==> job 6287 <==
==> flow/design.v <==
module Cinema(input [17:0]SW, input clk, input rst, output reg [17:0]LEDR , input [3:0]KEY, output [7:0]HEX0,
			  output [7:0]HEX4, output [7:0]HEX5, output [7:0]HEX6, output [7:0]HEX7, output [7:0]HEX1, output [7:0]HEX2, output [7:0]HEX3);
integer filmeEscolhido;  
integer filme;  
integer horarioEscolhido;  
integer horario;  
integer assentoEscolhido;  
reg [17:0] assento11;  
reg [17:0] assento12;  
reg [17:0] assento21;  
reg [17:0] assento22;  
integer valorInserido;  
integer valor;  
integer pago;  
integer quantidadeDeIngresso;  
integer trocoFeito;  
integer troco;  
wire [7:0]F = 4'hF;  
wire [7:0]H = 4'hC;  
reg [7:0]dFilme;  
reg [7:0]dHorario;  
reg [7:0]display1;  
reg [7:0]display2;  
reg [7:0]display3;  
reg [7:0]display4;  
integer bouncing;  
integer bouncing2;  
integer i;  
integer pagoAgora;  
always@(posedge clk) begin
  if (rst) begin  
    filmeEscolhido <= 0; filme <= 0; horarioEscolhido <= 0; horario <= 0; assentoEscolhido <= 0;
    assento11 <= 0; assento12 <= 0; assento21 <= 0; assento22 <= 0;
    valorInserido <= 0; valor <= 0; pago <= 0; quantidadeDeIngresso <= 0; trocoFeito <= 0; troco <= 0;
    dFilme <= 0; dHorario <= 0; display1 <= 0; display2 <= 0; display3 <= 0; display4 <= 0;
    bouncing <= 0; LEDR <= 0;
  end else begin
    if(!filmeEscolhido && bouncing == 0) begin  
		troco = 0;
        if(KEY == 4'b1110) begin  
            filme = 1;  
            filmeEscolhido = 1;  
            dFilme = 4'h1;  
            bouncing = 1;  
        end
        if(KEY == 4'b1101) begin  
            filme = 2;  
            filmeEscolhido = 1;  
            dFilme = 4'h2;  
        end
    end
    if(!horarioEscolhido && filmeEscolhido == 1) begin  
        if(KEY == 4'b1011) begin  
            horario = 1;  
            horarioEscolhido = 1;  
            dHorario = 4'h1;  
            display1 = 4'h1;  
            display2 = 4'h4;  
            display3 = 4'h0;  
            display4 = 4'h0;  
        end
        if(KEY == 4'b0111) begin  
            horario = 2;  
            horarioEscolhido = 1;  
            dHorario = 4'h2;  
            display1 = 4'h1;  
            display2 = 4'h6;  
            display3 = 4'h0;  
            display4 = 4'h0;  
        end
    end
    quantidadeDeIngresso=0;  
    if(!assentoEscolhido && horarioEscolhido == 1) begin  
        LEDR = 18'b111111111111111111;  
        for (i = 0; i<18; i = i + 1) begin
            if(SW[i] == 1) quantidadeDeIngresso = quantidadeDeIngresso + 1;  
        end
        valor = quantidadeDeIngresso * 15;  
        if(KEY == 4'b0011) begin  
            assentoEscolhido <= 1;  
            if(filme == 1 && horario == 1) assento11 <= assento11 + SW;  
            if(filme == 1 && horario == 2) assento12 <= assento12 + SW;  
            if(filme == 2 && horario == 1) assento21 <= assento21 + SW;  
            if(filme == 2 && horario == 2) assento22 <= assento22 + SW;  
        end
    end
    if(filme == 1 && horario == 1)begin  
		LEDR = ~assento11;
		bouncing = 0;
	end
    if(filme == 1 && horario == 2)begin  
		LEDR = ~assento12;
		bouncing = 0;
    end
    if(filme == 2 && horario == 1)begin  
		LEDR = ~assento21;
	end
    if(filme == 2 && horario == 2)begin  
		LEDR = ~assento22;
	end
    pagoAgora = pago;
    if (!pago && assentoEscolhido == 1) begin  
        if(KEY == 4'b1110) begin  
            valorInserido = valorInserido + 5;
        end
        if(KEY == 4'b1101) begin  
            valorInserido = valorInserido + 10;
        end
        if(KEY == 4'b1011) begin  
            valorInserido = valorInserido + 20;
        end
        if(KEY == 4'b0111) begin  
            valorInserido = valorInserido + 50;
        end
        if(valor == valorInserido) begin  
			pagoAgora = 1;  
		end
		if (valor < valorInserido && !trocoFeito) begin  
			troco <= valorInserido - valor;  
			pago <= 1;  
			trocoFeito <= 1;  
		end
    end
    if(pagoAgora == 1) begin  
		filmeEscolhido <= 0;
		horarioEscolhido <= 0;
		horario <= 0;
		assentoEscolhido <= 0;
		valorInserido <= 0;
		valor <= 0;
		pago <= 0;
		quantidadeDeIngresso <= 0;
		trocoFeito <= 0;
		pago <= 0;
	end
end
end
reg [7:0] SevenSeg;  
	always @(*)  
	case(F)  
		4'h0: SevenSeg = 8'b11111100;
		4'h1: SevenSeg = 8'b01100000;
		4'h2: SevenSeg = 8'b11011010;
		4'h3: SevenSeg = 8'b11110010;
		4'h4: SevenSeg = 8'b01100110;
		4'h5: SevenSeg = 8'b10110110;
		4'h6: SevenSeg = 8'b10111110;
		4'h7: SevenSeg = 8'b11100000;
		4'h8: SevenSeg = 8'b11111110;
		4'h9: SevenSeg = 8'b11110110;
		4'hF: SevenSeg = 8'b10001110;
		default: SevenSeg = 8'b00000000;
	endcase
	assign {HEX7[0], HEX7[1], HEX7[2], HEX7[3], HEX7[4], HEX7[5], HEX7[6], HEX7[7]} = ~SevenSeg;
	reg [7:0] SevenSeg1;
	always @(*)  
	case(H)
		4'h0: SevenSeg1 = 8'b11111100;
		4'h1: SevenSeg1 = 8'b01100000;
		4'h2: SevenSeg1 = 8'b11011010;
		4'h3: SevenSeg1 = 8'b11110010;
		4'h4: SevenSeg1 = 8'b01100110;
		4'h5: SevenSeg1 = 8'b10110110;
		4'h6: SevenSeg1 = 8'b10111110;
		4'h7: SevenSeg1 = 8'b11100000;
		4'h8: SevenSeg1 = 8'b11111110;
		4'h9: SevenSeg1 = 8'b11110110;
		4'hC: SevenSeg1 = 8'b01101110;
		default: SevenSeg1 = 8'b00000000;
	endcase
	assign {HEX5[0], HEX5[1], HEX5[2], HEX5[3], HEX5[4], HEX5[5], HEX5[6], HEX5[7]} = ~SevenSeg1;
	reg [7:0] SevenSeg2;
	always @(*)  
	case(dFilme)
		4'h0: SevenSeg2 = 8'b11111100;
		4'h1: SevenSeg2 = 8'b01100000;
		4'h2: SevenSeg2 = 8'b11011010;
		4'h3: SevenSeg2 = 8'b11110010;
		4'h4: SevenSeg2 = 8'b01100110;
		4'h5: SevenSeg2 = 8'b10110110;
		4'h6: SevenSeg2 = 8'b10111110;
		4'h7: SevenSeg2 = 8'b11100000;
		4'h8: SevenSeg2 = 8'b11111110;
		4'h9: SevenSeg2 = 8'b11110110;
		4'hC: SevenSeg2 = 8'b01101110;
		default: SevenSeg2 = 8'b00000000;
	endcase
	assign {HEX6[0], HEX6[1], HEX6[2], HEX6[3], HEX6[4], HEX6[5], HEX6[6], HEX6[7]} = ~SevenSeg2;
	reg [7:0] SevenSeg3;
	always @(*)  
	case(dHorario)
		4'h0: SevenSeg3 = 8'b11111100;
		4'h1: SevenSeg3 = 8'b01100000;
		4'h2: SevenSeg3 = 8'b11011010;
		4'h3: SevenSeg3 = 8'b11110010;
		4'h4: SevenSeg3 = 8'b01100110;
		4'h5: SevenSeg3 = 8'b10110110;
		4'h6: SevenSeg3 = 8'b10111110;
		4'h7: SevenSeg3 = 8'b11100000;
		4'h8: SevenSeg3 = 8'b11111110;
		4'h9: SevenSeg3 = 8'b11110110;
		4'hC: SevenSeg3 = 8'b01101110;
		default: SevenSeg3 = 8'b00000000;
	endcase
	assign {HEX4[0], HEX4[1], HEX4[2], HEX4[3], HEX4[4], HEX4[5], HEX4[6], HEX4[7]} = ~SevenSeg3;
	reg [7:0] SevenSeg4;
	always @(*)  
	case(display1)
		4'h0: SevenSeg4 = 8'b11111100;
		4'h1: SevenSeg4 = 8'b01100000;
		4'h2: SevenSeg4 = 8'b11011010;
		4'h3: SevenSeg4 = 8'b11110010;
		4'h4: SevenSeg4 = 8'b01100110;
		4'h5: SevenSeg4 = 8'b10110110;
		4'h6: SevenSeg4 = 8'b10111110;
		4'h7: SevenSeg4 = 8'b11100000;
		4'h8: SevenSeg4 = 8'b11111110;
		4'h9: SevenSeg4 = 8'b11110110;
		4'hC: SevenSeg4 = 8'b01101110;
		default: SevenSeg4 = 8'b00000000;
	endcase
	assign {HEX3[0], HEX3[1], HEX3[2], HEX3[3], HEX3[4], HEX3[5], HEX3[6], HEX3[7]} = ~SevenSeg4;
	reg [7:0] SevenSeg5;
	always @(*)  
	case(display2)
		4'h0: SevenSeg5 = 8'b11111100;
		4'h1: SevenSeg5 = 8'b01100000;
		4'h2: SevenSeg5 = 8'b11011010;
		4'h3: SevenSeg5 = 8'b11110010;
		4'h4: SevenSeg5 = 8'b01100110;
		4'h5: SevenSeg5 = 8'b10110110;
		4'h6: SevenSeg5 = 8'b10111110;
		4'h7: SevenSeg5 = 8'b11100000;
		4'h8: SevenSeg5 = 8'b11111110;
		4'h9: SevenSeg5 = 8'b11110110;
		4'hC: SevenSeg5 = 8'b01101110;
		default: SevenSeg5 = 8'b00000000;
	endcase
	assign {HEX2[0], HEX2[1], HEX2[2], HEX2[3], HEX2[4], HEX2[5], HEX2[6], HEX2[7]} = ~SevenSeg5;
	reg [7:0] SevenSeg6;
	always @(*)  
	case(display3)
		4'h0: SevenSeg6 = 8'b11111100;
		4'h1: SevenSeg6 = 8'b01100000;
		4'h2: SevenSeg6 = 8'b11011010;
		4'h3: SevenSeg6 = 8'b11110010;
		4'h4: SevenSeg6 = 8'b01100110;
		4'h5: SevenSeg6 = 8'b10110110;
		4'h6: SevenSeg6 = 8'b10111110;
		4'h7: SevenSeg6 = 8'b11100000;
		4'h8: SevenSeg6 = 8'b11111110;
		4'h9: SevenSeg6 = 8'b11110110;
		4'hC: SevenSeg6 = 8'b01101110;
		default: SevenSeg6 = 8'b00000000;
	endcase
	assign {HEX1[0], HEX1[1], HEX1[2], HEX1[3], HEX1[4], HEX1[5], HEX1[6], HEX1[7]} = ~SevenSeg6;
	reg [7:0] SevenSeg7;
	always @(*)  
	case(display4)
		4'h0: SevenSeg7 = 8'b11111100;
		4'h1: SevenSeg7 = 8'b01100000;
		4'h2: SevenSeg7 = 8'b11011010;
		4'h3: SevenSeg7 = 8'b11110010;
		4'h4: SevenSeg7 = 8'b01100110;
		4'h5: SevenSeg7 = 8'b10110110;
		4'h6: SevenSeg7 = 8'b10111110;
		4'h7: SevenSeg7 = 8'b11100000;
		4'h8: SevenSeg7 = 8'b11111110;
		4'h9: SevenSeg7 = 8'b11110110;
		4'hC: SevenSeg7 = 8'b01101110;
		default: SevenSeg7 = 8'b00000000;
	endcase
	assign {HEX0[0], HEX0[1], HEX0[2], HEX0[3], HEX0[4], HEX0[5], HEX0[6], HEX0[7]} = ~SevenSeg7;
endmodule
==> flow/run.sh <==
#!/bin/bash
# the make line also repeats each setting of config.mk as NAME=value (left out here)
make -C /OpenROAD-flow-scripts/flow DESIGN_CONFIG=/design/flow/config.mk WORK_HOME=/design/flow/orfs CLKGATE_MAP_FILE= finish
==> flow/config.mk <==
export PLATFORM = sky130hd
export DESIGN_NAME = Cinema
export DESIGN_NICKNAME = Cinema
export VERILOG_FILES = /design/flow/design.v
export SDC_FILE = /design/flow/constraint.sdc
export NUM_CORES = 4
export LEC_CHECK = 0
export ABC_AREA = 0
export CAP_MARGIN = 0
export CELL_PAD_IN_SITES_GLOBAL_PLACEMENT = 3
export CORE_MARGIN = 10
export CORE_UTILIZATION = 26
export CTS_CLUSTER_DIAMETER = 134
export GPL_ROUTABILITY_DRIVEN = 0
export MAX_ROUTING_LAYER = met4
export MIN_ROUTING_LAYER = met2
export PLACE_DENSITY_LB_ADDON = 0.24
export SLEW_MARGIN = 20
export TNS_END_PERCENT = 40
==> flow/constraint.sdc <==
create_clock -name core_clock -period 19.9 [get_ports {clk}]
set_input_delay 3.9800 -clock core_clock [delete_from_list [all_inputs] [get_ports {clk}]]
set_output_delay 3.9800 -clock core_clock [all_outputs]
set_load 0.01 [all_outputs]
==> job 3491 (differences from job 6287) <==
Settings changed: ABC_AREA 0 to not set, CAP_MARGIN 0 to 15, CELL_PAD_IN_SITES_GLOBAL_PLACEMENT 3 to not set, CORE_MARGIN 10 to 2, CORE_UTILIZATION 26 to 72, CTS_CLUSTER_DIAMETER 134 to 91, CTS_CLUSTER_SIZE set to 25, GPL_ROUTABILITY_DRIVEN 0 to not set, MAX_ROUTING_LAYER met4 to not set, MIN_ROUTING_LAYER met2 to not set, PLACE_DENSITY_LB_ADDON 0.24 to not set, SETUP_SLACK_MARGIN set to -0.8, TNS_END_PERCENT 40 to not set.
==> flow/constraint.sdc (replaced) <==
create_clock -name core_clock -period 13.7 [get_ports {clk}]
set_input_delay 2.7400 -clock core_clock [delete_from_list [all_inputs] [get_ports {clk}]]
set_output_delay 2.7400 -clock core_clock [all_outputs]
set_load 0.01 [all_outputs]
==> qor.csv <==
metric,value,unit
outcome,finished clean,
crit-path max FO,4,
placed cell area,19400,sq um
drt wl/cell,17.7,microns
Row Count,95,
Non-Filler Instances,3266,
That was job 6287.
==> qor.csv <==
metric,value,unit
outcome,finished with violations,
Failed Checks,negative setup slack,
placed cell area,19900,sq um
crit-path max FO,3,
final setup violation count,74,
final worst slack,-2.25,ns
That was job 3491.
